v2:
// cmplx_mult
module cmplx_mult(
input logic clk,
input logic [10-1:0] switches,
output logic [8-1:0] LED,
output logic [6:0] HEX0,
output logic [6:0] HEX1,
output logic [6:0] HEX2,
output logic [6:0] HEX3,
output logic [6:0] HEX4,
output logic [6:0] HEX5,
output logic [6:0] HEX6,
output logic [6:0] HEX7);
==> flow/config.mk <==
export PLATFORM = sky130hd
export DESIGN_NAME = cmplx_mult
export DESIGN_NICKNAME = cmplx_mult
export VERILOG_FILES = /design/flow/design.v
export SDC_FILE = /design/flow/constraint.sdc
export NUM_CORES = 4
export LEC_CHECK = 0
export CAP_MARGIN = 15
export CELL_PAD_IN_SITES_DETAIL_PLACEMENT = 1
export CELL_PAD_IN_SITES_GLOBAL_PLACEMENT = 1
export CORE_MARGIN = 5
export CORE_UTILIZATION = 53
export GPL_TIMING_DRIVEN = 0
export MAX_ROUTING_LAYER = met4
export PLACE_DENSITY = 0.6
export SLEW_MARGIN = 20
==> flow/constraint.sdc <==
create_clock -name core_clock -period 10.9 [get_ports {clk}]
set_input_delay 2.1800 -clock core_clock [delete_from_list [all_inputs] [get_ports {clk}]]
set_output_delay 2.1800 -clock core_clock [all_outputs]
set_load 0.01 [all_outputs]
run.sh (not shown) runs the stock make flow with config.mk's settings and CLKGATE_MAP_FILE=.
Every stage of v2 finished as expected; the final checks, on the other hand, flagged setup timing, which means the layout fails.
Setup changes, v2 to v26
==> flow/config.mk <==
export PLATFORM = sky130hd
export DESIGN_NAME = cmplx_mult
export DESIGN_NICKNAME = cmplx_mult
export VERILOG_FILES = /design/flow/design.v
export SDC_FILE = /design/flow/constraint.sdc
export NUM_CORES = 4
export LEC_CHECK = 0
export CAP_MARGIN = 20
export CORE_MARGIN = 2
export CORE_UTILIZATION = 56
export PLACE_DENSITY = 0.6
export SLEW_MARGIN = 20
==> flow/constraint.sdc <==
create_clock -name core_clock -period 28.5 [get_ports {clk}]
set_input_delay 5.7000 -clock core_clock [delete_from_list [all_inputs] [get_ports {clk}]]
set_output_delay 5.7000 -clock core_clock [all_outputs]
set_load 0.01 [all_outputs]
## What came out
Last weighted congestion value of the routability-driven placer for v26: 9.6% down relative to v2. A launch point of the critical path of switches[0] is what v26 shows, while sm0.im_a[4] belongs to v2. In the metrics for v2 and v26, the one carrying the higher endpoint required time on the critical path is v26. | first-pass detailed-route iteration total | lower: v26 |. When v26 is measured against v2, its area of all placed cells without fillers turns out 16% lower. Compared to v2, v26 was floorplanned on a smaller die. v26 has completed all stages; timing, DRC and antenna checks passed.
diff inputs: v26 => v58
-- flow/config.mk --
<<< v26, line 8
export CAP_MARGIN = 20
export CORE_MARGIN = 2
export CORE_UTILIZATION = 56
export PLACE_DENSITY = 0.6
export SLEW_MARGIN = 20
>>> v58, line 8
export CAP_MARGIN = 20
export CORE_MARGIN = 2
export CORE_UTILIZATION = 25
export PLACE_DENSITY = 0.6
export SLEW_MARGIN = 20
==> flow/constraint.sdc <==
create_clock -name core_clock -period 18.8 [get_ports {clk}]
set_input_delay 3.7600 -clock core_clock [delete_from_list [all_inputs] [get_ports {clk}]]
set_output_delay 3.7600 -clock core_clock [all_outputs]
set_load 0.01 [all_outputs]
==> results <==
- The final layout from v58, which completed every stage, passed the timing, DRC and antenna checks at the end of the flow.
- Compared with v26, v58 degrades register-to-register slack.
- Where least setup slack across all paths after layout is concerned, v26 is better than v58.
- Clock skew on v58 is up relative to v26.
- v58 — core box area 0.035 mm2 higher, v26 as reference
- Lower final period utilization was reported by v26, not v58.
- Summary: wire length, v58 worse than v26
- Per the comparison of v58 with v26, non-clock buffering overhead in the final layout now larger; placement row count now larger; global placement routability congestion now smaller.
Input changes introduced in v56 (baseline for comparison: v58):
-- flow/config.mk --
<<< v58, line 6
export NUM_CORES = 4
export LEC_CHECK = 0
export CAP_MARGIN = 20
export CORE_MARGIN = 2
export CORE_UTILIZATION = 25
export PLACE_DENSITY = 0.6
export SLEW_MARGIN = 20
>>> v56, line 6
export NUM_CORES = 4
export LEC_CHECK = 0
export ABC_AREA = 1
export CAP_MARGIN = 20
export CORE_MARGIN = 2
export CORE_UTILIZATION = 68
export CTS_CLUSTER_DIAMETER = 94
export SLEW_MARGIN = 20
==> flow/constraint.sdc <==
create_clock -name core_clock -period 11.6 [get_ports {clk}]
set_input_delay 2.3200 -clock core_clock [delete_from_list [all_inputs] [get_ports {clk}]]
set_output_delay 2.3200 -clock core_clock [all_outputs]
set_load 0.01 [all_outputs]
Results
Completing all stages was not enough for v56: its layout failed the final checks because of setup timing. Looking at combined area of the multi-input logic cells, v56 sits 6.0% higher than v58 does. For the smallest setup slack after layout, v56 came in 3.05 ns lower than v58 did. Compared with v58, v56 shows post-CTS resize count higher by 168. v58 -> v56: detail-routed net length per standard cell increased by more than a quarter. Compared with v58, v56 shows a share of the clock period used by the worst path that is 24 points higher. Run comparison: v56 launch point of the worst path sm0.im_q[7]; v58 launch point of the worst path switches[0]. Endpoint of the most critical setup path = HEX0[5]: v58; endpoint of the most critical setup path = HEX4[2]: v56.
> inputs changed (v56 -> v55)
==> flow/config.mk <==
export PLATFORM = sky130hd
export DESIGN_NAME = cmplx_mult
export DESIGN_NICKNAME = cmplx_mult
export VERILOG_FILES = /design/flow/design.v
export SDC_FILE = /design/flow/constraint.sdc
export NUM_CORES = 4
export LEC_CHECK = 0
export CAP_MARGIN = 20
export CORE_MARGIN = 2
export CORE_UTILIZATION = 56
export SLEW_MARGIN = 20
==> flow/constraint.sdc <==
create_clock -name core_clock -period 10.5 [get_ports {clk}]
set_input_delay 2.1000 -clock core_clock [delete_from_list [all_inputs] [get_ports {clk}]]
set_output_delay 2.1000 -clock core_clock [all_outputs]
set_load 0.01 [all_outputs]
Notes after the runs:
In terms of area of all placed cells without fillers, v56 and v55 differ only marginally. Final number of setup-violating endpoints, v56 and v55, higher one = v55. Ran to the end and failed final checks on setup timing: v55. In the metrics for v56 and v55, the one carrying the higher number of non-filler instances in the completed layout is v56.
#### Input delta (v20 over v55)
-- flow/config.mk --
<<< v55, line 8
export CAP_MARGIN = 20
export CORE_MARGIN = 2
export CORE_UTILIZATION = 56
export SLEW_MARGIN = 20
>>> v20, line 8
export CAP_MARGIN = 20
export CORE_MARGIN = 2
export CORE_UTILIZATION = 40
export PLACE_DENSITY = 0.6
export SLEW_MARGIN = 20
==> flow/constraint.sdc <==
create_clock -name core_clock -period 18.8 [get_ports {clk}]
set_input_delay 3.7600 -clock core_clock [delete_from_list [all_inputs] [get_ports {clk}]]
set_output_delay 3.7600 -clock core_clock [all_outputs]
set_load 0.01 [all_outputs]
Findings:
v55: all stages done; final checks FAILED (setup timing).
v20 has completed all stages; timing, DRC and antenna checks passed.
Comparing v20 against v55, there is no change at all in number of flip-flops and latches.
v20 vs. v55: clock skew now smaller; multi-input gate area in the final layout now smaller; gate count after technology mapping comparable.
Between v55 and v20, the flow reports instance count on the critical path decreasing by more than a quarter.
A type of the worst setup path of in -> out is what v20 shows, while reg -> out belongs to v55.
v20 vs. v55: wire length on met3 went down, fill cell instance count of the final layout went up, non-clock buffer count went down, number of global-route vias before repair went down, post-cts gate resize count went down.


oak:
Starting RTL as in the previous note.
## cmplx_mult
module cmplx_mult(
input logic clk,
input logic [10-1:0] switches,
output logic [8-1:0] LED,
output logic [6:0] HEX0,
output logic [6:0] HEX1,
output logic [6:0] HEX2,
output logic [6:0] HEX3,
output logic [6:0] HEX4,
output logic [6:0] HEX5,
output logic [6:0] HEX6,
output logic [6:0] HEX7);
Settings: LEC_CHECK=0, CAP_MARGIN=20, CORE_MARGIN=4, CORE_UTILIZATION=38, CTS_CLUSTER_DIAMETER=81, CTS_CLUSTER_SIZE=99, GPL_TIMING_DRIVEN=1, HOLD_SLACK_MARGIN=0.13, MAX_ROUTING_LAYER=met4, PLACE_DENSITY=0.95, SETUP_SLACK_MARGIN=-0.19, SLEW_MARGIN=20, TNS_END_PERCENT=10; clock period 15.7 ns.
#### Input delta (pine over oak)
- CTS_CLUSTER_DIAMETER: 81 -> 106
- TNS_END_PERCENT: 10 -> unset
- HOLD_SLACK_MARGIN: 0.13 -> unset
- CTS_CLUSTER_SIZE: 99 -> unset
- CORE_UTILIZATION: 38 -> 72
- PLACE_DENSITY: 0.95 -> unset
- ABC_AREA: unset -> 1
- SETUP_SLACK_MARGIN: -0.19 -> -0.8
- CORE_MARGIN: 4 -> 2
- the clock period (ns, I/O delays scaled along): 15.7 -> 12.7
Notes after the runs:
- Although pine finished all stages, its layout failed final checks on negative setup slack.
- Re cell area after placement: pine and oak aren't equal, and the higher value belongs to pine.
- pine against oak: post-CTS resize count now sits higher; synthesized cell count went up 540; largest driver fanout on the critical path dropped 4; final cell count went up by 591.
Input changes introduced in birch (baseline for comparison: pine):
- a deleted SETUP_SLACK_MARGIN that had been -0.8
- a deleted GPL_TIMING_DRIVEN that had been 1
- an added CTS_CLUSTER_SIZE of 98
- an added PLACE_DENSITY of 0.41
- a change of CTS_CLUSTER_DIAMETER from 106 to 373
- a deleted MAX_ROUTING_LAYER that had been met4
- a change of the clock period (ns, I/O delays scaled along) from 12.7 to 18.1
==> results <==
Both conditions hold for birch: the flow ran to the end and the final layout passed the timing, DRC and antenna checks.
Lower clock tree buffer count of the final layout was reported by pine, not birch.
Taking pine as 1.0, birch lands at 0.79 on via count.
Taking birch as 1.0, pine lands at 1.18 on final area.
Total length of routed met2 wires, birch vs pine: down by more than a quarter
birch vs pine — count of buffers not belonging to the clock network in the layout dropped by more than half
Compared with pine, birch instantiates a smaller number of standard cells.
## Diff of input files: maple against birch
- setting TNS_END_PERCENT to 5 for the first time
- removing CTS_CLUSTER_SIZE (formerly 98)
- removing PLACE_DENSITY (formerly 0.41)
- setting PLACE_DENSITY_LB_ADDON to 0.19 for the first time
- removing CTS_CLUSTER_DIAMETER (formerly 373)
- setting HOLD_SLACK_MARGIN to 0.29 for the first time
- changing the clock period (ns, I/O delays scaled along) from 18.1 to 12.6
Results
- The remaining runs in birch and maple completed every stage, whereas maple halted early.
- Compared with birch, in maple die extent in x did not really move, post-placement cell area went up, area of the chip did not really move, area fraction in xor and xnor cells did not really move.
- Half-perimeter wire length of the detailed placement result grows by more than 10% when moving from birch to maple.
> inputs changed (maple -> cedar)
- setting PLACE_DENSITY to 0.41 for the first time
- removing PLACE_DENSITY_LB_ADDON (formerly 0.19)
- removing HOLD_SLACK_MARGIN (formerly 0.29)
- removing TNS_END_PERCENT (formerly 5)
- changing the clock period (ns, I/O delays scaled along) from 12.6 to 28.5
cedar was carried through to the last stage, and its layout satisfied the timing, DRC and antenna checks. Reported for maple and cedar, top-level I/O count turned out identical to the last digit. cedar vs maple — HPWL after detailed placement dropped about 20%. Synthesis area per yosys came out exactly the same in maple and cedar. Status: aoi/oai-family share of the synthesized area parity (cedar, maple). The total of hold buffers inserted after clock tree synthesis reported for cedar is smaller than that of maple by 1. cedar: number of placed instances with taps included is about 9% lower than what maple reported. Summary of cedar over maple: adder-cell area share of the yosys netlist essentially unchanged; number of buffers between clock root and the deepest sink neither gained nor lost much; post-placement cell area fell 11%. Of maple and cedar, the higher post-placement worst setup slack belongs to cedar.


== juniper ==
cmplx_mult again, from the RTL that the note above started with.
==> flow/config.mk <==
export PLATFORM = sky130hd
export DESIGN_NAME = cmplx_mult
export DESIGN_NICKNAME = cmplx_mult
export VERILOG_FILES = /design/flow/design.v
export SDC_FILE = /design/flow/constraint.sdc
export NUM_CORES = 4
export LEC_CHECK = 0
export ABC_AREA = 1
export CAP_MARGIN = 20
export CELL_PAD_IN_SITES_DETAIL_PLACEMENT = 1
export CELL_PAD_IN_SITES_GLOBAL_PLACEMENT = 1
export CORE_ASPECT_RATIO = 1.86
export CORE_MARGIN = 2
export CORE_UTILIZATION = 40
export CTS_CLUSTER_DIAMETER = 132
export PLACE_DENSITY_LB_ADDON = 0.06
export SLEW_MARGIN = 0
==> flow/constraint.sdc <==
create_clock -name core_clock -period 20.0 [get_ports {clk}]
set_input_delay 4.0000 -clock core_clock [delete_from_list [all_inputs] [get_ports {clk}]]
set_output_delay 4.0000 -clock core_clock [all_outputs]
set_load 0.01 [all_outputs]
The flow did not stop early for juniper: all stages ran, and the layout cleared the timing, DRC and antenna checks.
Modified inputs, raven compared to juniper
- MIN_ROUTING_LAYER now met2, previously not set
- CORE_ASPECT_RATIO now 1.13, was 1.86
- MAX_ROUTING_LAYER now met5, previously not set
- PLACE_DENSITY_LB_ADDON now 0.18, was 0.06
- the clock period (ns, I/O delays scaled along) now 11.0, was 20.0
As far as number of non-clock inverters in the layout goes, raven and juniper are indistinguishable; the numbers are identical.
Looking only at number of gates resized after cts, and setting everything else aside, the lower value of juniper and raven goes to juniper.
Final cell count without fillers: higher on raven
Of juniper and raven, raven shows the lower smallest setup slack after layout, with juniper above it.
juniper finished end to end and its layout was clean on timing, DRC and antenna.
raven ran in full, but the layout does not pass; the checks complain about negative setup slack.
Diff juniper and raven: met2 wirelength from detailed routing higher in raven
What indigo does differently from raven at the input level:
- a deleted CORE_ASPECT_RATIO that had been 1.13
- a deleted PLACE_DENSITY_LB_ADDON that had been 0.18
- a change of CTS_CLUSTER_DIAMETER from 132 to 391
- an added PLACE_DENSITY of 0.89
- a deleted CELL_PAD_IN_SITES_GLOBAL_PLACEMENT that had been 1
- a deleted MAX_ROUTING_LAYER that had been met5
- a deleted MIN_ROUTING_LAYER that had been met2
- an added CTS_CLUSTER_SIZE of 99
- a deleted CELL_PAD_IN_SITES_DETAIL_PLACEMENT that had been 1
- a change of SLEW_MARGIN from 0 to 10
- a change of the clock period (ns, I/O delays scaled along) from 11.0 to 20.0
### Flow results
indigo ran to completion and came out clean on the timing, DRC and antenna checks. Going from raven to indigo, final standard cell area without fillers has decreased, net total in the final layout saw a decrease, number of standard cells in the layout, taps in and fillers out lower, routed length on met3 now smaller, count of final setup violators lost 28.
Relative to indigo, the following input files were edited for zinc:
- setting CORE_ASPECT_RATIO to 0.5 for the first time
- setting PLACE_DENSITY_LB_ADDON to 0.0 for the first time
- changing ABC_AREA from 1 to 0
- removing PLACE_DENSITY (formerly 0.89)
Findings:
For indigo, the worst setup path startpoint was sm0.im_a[0], unlike zinc, where it was sm0.im_q[0]. Worst setup slack: zinc worse than indigo. Cmp zinc vs indigo: fraction of met3 tracks used by global routing lower in zinc. indigo → zinc: core utilization increased 0.77 points; cell area decreased 4.4%; final critical delay including setup and external delays increased 1410 ps. In zinc relative to indigo, achievable clock frequency had gone down by a little under 10%.
The inputs of tundra differ from those of zinc as listed below.
- swapping 40 for 72 in CORE_UTILIZATION
- clearing PLACE_DENSITY_LB_ADDON, which used to be 0.0
- clearing CORE_ASPECT_RATIO, which used to be 0.5
- putting PLACE_DENSITY at 0.89 where nothing was set
From zinc to tundra the numbers moved as follows: critical path depth in cells -about 33%; global-route usage went up by 12 points; layout clock buffer count moved up; number of diodes essentially unchanged.
For the cell count, tundra came in 253 lower than zinc did.


The RTL this note starts from:
==> flow/design.v <==
module segdec(input logic [3:0] in, output logic [6:0] out);
	always_comb
	begin
		case (in)
			4'b0000 :
				out = 7'b0111111;  
			4'b0001 :
				out = 7'b0000110;  
			4'b0010 :
				out = 7'b1011011;  
			4'b0011 :
				out = 7'b1001111;  
			4'b0100 :
				out = 7'b1100110;  
			4'b0101 :
				out = 7'b1101101;  
			4'b0110 :
				out = 7'b1111100;  
			4'b0111 :
				out = 7'b0000111;  
			4'b1000 :
				out = 7'b1111111;  
			4'b1001 :
				out = 7'b1100111;  
			4'b1010 :
				out = 7'b1000000;
			default :
				out = 7'b0000000;
    		endcase
	end
endmodule
module bin_to_bcd(input logic [7:0] in, output logic [3:0][6:0] disp);
logic[3:0] sign_num, units, tens, hundreds;
logic[7:0] num;
logic sign;
always_comb
begin
	sign = in[$high(in)];
	if(sign)  
		num = 0 - in;
	else
		num = in;
	hundreds = num / 100;
	num = num - (hundreds)*100;  
	tens = num / 10;
	num = num - (tens)*10;  
	units = num;
end
always_comb
	if(sign)
		sign_num = 4'hA;
	else
		sign_num = 4'hF;
segdec signdec
(
	.in(sign_num),
	.out(disp[3])
);
segdec hundreddec
(
	.in(hundreds),
	.out(disp[2])
);
segdec tendec
(
	.in(tens),
	.out(disp[1])
);
segdec unitdec
(
	.in(units),
	.out(disp[0])
);
endmodule
module debounce #(parameter int COUNT=500000) (input logic clk, signal_in, output logic signal_out);
logic prev_signal;
int unsigned cnt;
always_ff @(posedge clk)
begin
	if(prev_signal != signal_in)
	begin
		cnt <= 0;  
	end
	else if(cnt >= COUNT)
	begin
		cnt <= 0;  
		signal_out <= signal_in;
	end
	else
	begin
		cnt <= cnt +1;
	end
	prev_signal <= signal_in;
end
endmodule
module read_sm(input logic clk, reset_n, handshake, run, output logic read, done);
enum {HALT, WAIT_1, WAIT_0, DONE} state;
always_ff @(posedge clk, negedge reset_n)
begin
	if(!reset_n)
	begin
		state <= HALT;
		read <= 0;
	end
	else
	begin
		read <= 0;
		unique case(state)
			HALT : if(run) state <= WAIT_1;
			WAIT_1 :
			begin
				if(handshake)
				begin
					state <= WAIT_0;
					read <= '1;  
				end
			end
			WAIT_0 : if(!handshake) state <= DONE;
			DONE : state <= HALT;
		endcase
	end
end
always_comb
	if(state == DONE)
		done = 1;
	else
		done = 0;
endmodule
module sm(input logic clk, input logic [10-1:0] SW, input logic [8-1:0] re_res, im_res, output logic [8-1:0] LED, output logic [8-1:0] re_a, im_a, re_q, im_q);
typedef enum {REAL_A, IMAG_A, REAL_Q, IMAG_Q, DISP_REAL, DISP_IMAG} stateType;
stateType state;
logic reset_n;
logic handshake;
logic [8-1:0] data_in;
always_comb
begin
	reset_n = SW[$high(SW)];
	handshake = SW[$high(SW) -1];
	data_in =  SW[$high(SW) -2 : $low(SW)];
end
logic read_run, read_trigger, read_done;
read_sm re_sm0
(
	.clk(clk),
	.reset_n(reset_n),
	.handshake(handshake),
	.run(read_run),
	.read(read_trigger),
	.done(read_done)
);
always_comb
	read_run = (state == REAL_A) || (state == IMAG_A) || (state == REAL_Q) || (state == IMAG_Q);
always_ff @(posedge clk, negedge reset_n)
begin
	if(!reset_n)
		state <= REAL_A;
	else
	begin
		unique case(state)
			REAL_A: if(read_done) state <= IMAG_A;
			IMAG_A: if(read_done) state <= REAL_Q;
			REAL_Q: if(read_done) state <= IMAG_Q;
			IMAG_Q: if(read_done) state <= DISP_REAL;
			DISP_REAL : if(handshake == 1) state <= DISP_IMAG;
			DISP_IMAG : if(handshake == 0) state <= REAL_A;
		endcase
	end
end
always_ff @(posedge clk)
begin
	if(read_trigger)
	begin
		unique case(state)
			REAL_A: re_a <= data_in;
			IMAG_A: im_a <= data_in;
			REAL_Q: re_q <= data_in;
			IMAG_Q: im_q <= data_in;
			default: ;
		endcase
	end
end
always_comb
begin
	if(state == DISP_REAL)
		LED = re_res;
	else if(state == DISP_IMAG)
		LED = im_res;
	else
		LED = '0;
end
endmodule
module mult(input logic signed [(2*8 -1)-1:0] re_x, im_x, re_y, im_y, output logic signed [2*(2*8 -1)-1:0] re_z, im_z);
logic signed [(2*8 -1)-1:0] a,b,c,d;
always_comb
begin
	a = re_x;
	b = im_x;
	c = re_y;
	d = im_y;
end
logic signed [2*(2*8 -1)-1:0] ac, bd, ad, bc;
always_comb
begin
	ac = a*c;
	bd = b*d;
	ad = a*d;
	bc = b*c;
	re_z = ac - bd;
	im_z = ad + bc;
end
endmodule
module cmplx_mult(
input logic clk,
input logic [10-1:0] switches,
output logic [8-1:0] LED,
output logic [6:0] HEX0,
output logic [6:0] HEX1,
output logic [6:0] HEX2,
output logic [6:0] HEX3,
output logic [6:0] HEX4,
output logic [6:0] HEX5,
output logic [6:0] HEX6,
output logic [6:0] HEX7);
logic [8-1:0] re_a, im_a, re_q, im_q;
logic [8-1:0] re_res, im_res;
logic [10-1:0] SW;
always_comb
	SW[$high(SW)-2:$low(SW)] = switches[$high(switches)-2:$low(switches)];
debounce #(.COUNT(1000)) db0
(
	.clk(clk),
	.signal_in(switches[$high(switches)]),
	.signal_out(SW[$high(SW)])
);
debounce #(.COUNT(1000)) db1
(
	.clk(clk),
	.signal_in(switches[$high(switches)-1]),
	.signal_out(SW[$high(SW)-1])
);
sm sm0 (.*);
logic signed [(2*8 -1)-1:0] re_x, im_x, re_y, im_y;
logic signed [2*(2*8 -1)-1:0] re_z, im_z;
localparam INPUT_SHIFT = (2*8 -1) - 8;
localparam OUTPUT_LOW = 2*INPUT_SHIFT -1;
localparam OUTPUT_HIGH = OUTPUT_LOW + 8 -1;
always_comb
begin
	re_x = $signed(re_a);
	im_x = $signed(im_a);
	re_y = $signed(re_q) << INPUT_SHIFT;
	im_y = $signed(im_q) << INPUT_SHIFT;
	re_res = re_z[OUTPUT_HIGH : OUTPUT_LOW];
	im_res = im_z[OUTPUT_HIGH : OUTPUT_LOW];
end
mult mult0
(.*);
logic [3:0][6:0] sw_hex;
always_comb
begin
	HEX0 = ~ sw_hex[0];  
	HEX1 = ~ sw_hex[1];  
	HEX2 = ~ sw_hex[2];  
	HEX3 = ~ sw_hex[3];  
end
bin_to_bcd sw_disp
(
	.in(SW[7:0]),
	.disp(sw_hex)
);
logic [3:0][6:0] led_hex;
always_comb
begin
	HEX4 = ~ led_hex[0];  
	HEX5 = ~ led_hex[1];  
	HEX6 = ~ led_hex[2];  
	HEX7 = ~ led_hex[3];  
end
bin_to_bcd led_disp
(
	.in(LED),
	.disp(led_hex)
);
endmodule
Settings: LEC_CHECK=0, ABC_AREA=1, CAP_MARGIN=20, CORE_ASPECT_RATIO=0.5, CORE_MARGIN=2, CORE_UTILIZATION=72, CTS_CLUSTER_DIAMETER=398, CTS_CLUSTER_SIZE=100, PLACE_DENSITY_LB_ADDON=0.0, SETUP_SLACK_MARGIN=2.92, SLEW_MARGIN=20, TNS_END_PERCENT=10; clock period 10.0 ns.
The first run stopped in global routing.
Rerun with:
- CORE_ASPECT_RATIO: 0.5 -> default
- CORE_UTILIZATION: 72 -> 65
- CTS_CLUSTER_DIAMETER: 398 -> 331
- PLACE_DENSITY: default -> 0.35
- PLACE_DENSITY_LB_ADDON: 0.0 -> default
- SETUP_SLACK_MARGIN: 2.92 -> default
- clock period: 10.0 -> 10.5 ns (I/O delays scaled with it)
Effect: Now the flow finished but fails on negative setup slack. Area after synthesis does not change. Die area is higher by 10%. Synthesized cell count does not change.
